==> job 9332: inputs <==
// arctan
module arctan #
	(
		parameter integer C_S00_AXIS_TDATA_WIDTH	= 32,
		parameter integer C_M00_AXIS_TDATA_WIDTH	= 32,
    parameter integer ITERATIONS = 16
	)
	(
		input wire  s00_axis_aclk, s00_axis_aresetn,
		input wire  s00_axis_tlast, s00_axis_tvalid,
		input wire [C_S00_AXIS_TDATA_WIDTH-1 : 0] s00_axis_tdata,
		input wire [(C_S00_AXIS_TDATA_WIDTH/8)-1: 0] s00_axis_tstrb,
		output logic  s00_axis_tready,
		input wire  m00_axis_aclk, m00_axis_aresetn,
		input wire  m00_axis_tready,
		output logic  m00_axis_tvalid, m00_axis_tlast,
		output logic [C_M00_AXIS_TDATA_WIDTH-1 : 0] m00_axis_tdata,
		output logic [(C_M00_AXIS_TDATA_WIDTH/8)-1: 0] m00_axis_tstrb
	);
Settings: LEC_CHECK=0, ABC_AREA=1, CAP_MARGIN=20, CELL_PAD_IN_SITES_GLOBAL_PLACEMENT=0, CORE_MARGIN=2, CORE_UTILIZATION=72, CTS_CLUSTER_DIAMETER=32, CTS_CLUSTER_SIZE=30, MAX_ROUTING_LAYER=met4, MIN_ROUTING_LAYER=met1, PLACE_DENSITY=0.65, SLEW_MARGIN=20; clock period 2.96 ns.
run.sh (not shown) runs the stock make flow with config.mk's settings and CLKGATE_MAP_FILE=.
==> inputs of job 9276, as changes to job 9332 <==
Settings changed: ABC_AREA 1 to 0, SETUP_SLACK_MARGIN set to 0.68.
==> notes <==
- Job 9332 finished but fails on negative setup slack. Job 9276 died in clock tree synthesis, error DPL-0033.
- Against job 9276, the area after synthesis of job 9332 is larger by 20%.
- Between job 9332 and job 9276, the lower die area is in job 9276 (gap about 20%, measured against job 9276).
- In job 9276 the synthesized cell count is smaller than in job 9332, by 34%.
==> figures <==
	job 9332	job 9276
Summed instance area of the synthesized netlist	0.0913 mm2	0.0763 mm2
Area share of the largest cell type after synthesis	22.0%	26.2%
Placed instance count	17,300	12,400
Placed Area	0.0946 mm2	0.0881 mm2
Fraction of the mapped netlist area in compound gates	16.7%	22.0%
XOR-XNOR Cells, Area Fraction	5.42%	11.2%
Adder Area Share	8.95%	10.8%
Yosys simple share	33.6%	23.4%
Sequential cell area fraction in the yosys report	22.0%	26.2%
Yosys chip area	0.0913 mm2	0.0763 mm2
Weighted congestion at the end of routability-driven global placement	1.12	0.991
Status	finished with violations	aborted with a tool error
Last stage reached	-	clock tree synthesis
Violated checks	negative setup slack	-
Number of cell rows	130	119
Synthesized area per cell	5.82 um2	7.34 um2
Horizontal extent of the die	360 um	330 um
Vertical die dimension	360 um	330 um
Post-synthesis mux area share	0%	1.27%
Gate Count Post-Synth	15,700	10,400
DP Wirelength	211 mm	172 mm
Core area	0.126 mm2	0.105 mm2
Effective utilization at floorplan	72.6%	72.5%

* * *

==> 09-26: inputs <==
Starting RTL as in the previous note.
make LEC_CHECK=0 ABC_AREA=0 CAP_MARGIN=20 CELL_PAD_IN_SITES_GLOBAL_PLACEMENT=2 CORE_MARGIN=2 CORE_UTILIZATION=72 CTS_CLUSTER_DIAMETER=32 CTS_CLUSTER_SIZE=45 MAX_ROUTING_LAYER=met4 MIN_ROUTING_LAYER=met1 PLACE_DENSITY=0.67 SETUP_SLACK_MARGIN=0.08 SLEW_MARGIN=20 finish   # period 2.38 ns
==> 11-18: changes against 09-26 <==
==> flow/config.mk (replaced) <==
export PLATFORM = sky130hd
export DESIGN_NAME = arctan
export DESIGN_NICKNAME = arctan
export VERILOG_FILES = /design/flow/design.v
export SDC_FILE = /design/flow/constraint.sdc
export NUM_CORES = 4
export LEC_CHECK = 0
export ABC_AREA = 1
export CAP_MARGIN = 20
export CORE_MARGIN = 2
export CORE_UTILIZATION = 72
export PLACE_DENSITY_LB_ADDON = 0.04
export SETUP_SLACK_MARGIN = 0.91
export SLEW_MARGIN = 20
==> flow/constraint.sdc (replaced) <==
create_clock -name core_clock -period 3.08 [get_ports {s00_axis_aclk}]
set_input_delay 0.6160 -clock core_clock [delete_from_list [all_inputs] [get_ports {s00_axis_aclk}]]
set_output_delay 0.6160 -clock core_clock [all_outputs]
set_load 0.01 [all_outputs]
==> 12-14: changes against 09-26 <==
==> flow/config.mk (replaced) <==
export PLATFORM = sky130hd
export DESIGN_NAME = arctan
export DESIGN_NICKNAME = arctan
export VERILOG_FILES = /design/flow/design.v
export SDC_FILE = /design/flow/constraint.sdc
export NUM_CORES = 4
export LEC_CHECK = 0
export ABC_AREA = 1
export CAP_MARGIN = 0
export CELL_PAD_IN_SITES_GLOBAL_PLACEMENT = 1
export CORE_MARGIN = 2
export CORE_UTILIZATION = 47
export CTS_CLUSTER_DIAMETER = 363
export CTS_CLUSTER_SIZE = 61
export GPL_TIMING_DRIVEN = 0
export MAX_ROUTING_LAYER = met4
export MIN_ROUTING_LAYER = met2
export PLACE_DENSITY = 0.56
export SLEW_MARGIN = 20
export TNS_END_PERCENT = 65
==> flow/constraint.sdc (replaced) <==
create_clock -name core_clock -period 4.83 [get_ports {s00_axis_aclk}]
set_input_delay 0.9660 -clock core_clock [delete_from_list [all_inputs] [get_ports {s00_axis_aclk}]]
set_output_delay 0.9660 -clock core_clock [all_outputs]
set_load 0.01 [all_outputs]
==> 11-15: changes against 09-26 <==
--- a/flow/config.mk
+++ b/flow/config.mk
@@ -9,6 +9,6 @@
 export CAP_MARGIN = 20
-export CELL_PAD_IN_SITES_GLOBAL_PLACEMENT = 2
+export CELL_PAD_IN_SITES_GLOBAL_PLACEMENT = 0
 export CORE_MARGIN = 2
 export CORE_UTILIZATION = 72
-export CTS_CLUSTER_DIAMETER = 32
+export CTS_CLUSTER_DIAMETER = 357
 export CTS_CLUSTER_SIZE = 45
@@ -17,3 +17,3 @@
 export PLACE_DENSITY = 0.67
-export SETUP_SLACK_MARGIN = 0.08
+export SETUP_SLACK_MARGIN = 0.6
 export SLEW_MARGIN = 20
==> results <==
11-15 failed in 4_1_cts. 09-26 stopped in 3_1_place_gp_skip_io on GPL-0301. 12-14 never finished: it broke off in 5_1_grt with GRT-0116. 11-18 aborted during 5_1_grt.
Die area: 12-14 is larger than 11-18 (about 50%).
Between 12-14 and 11-15, the lower synthesized cell count is in 11-15 (gap about 50%, measured against 11-15).
In area after synthesis, 09-26 and 11-15 do not differ.
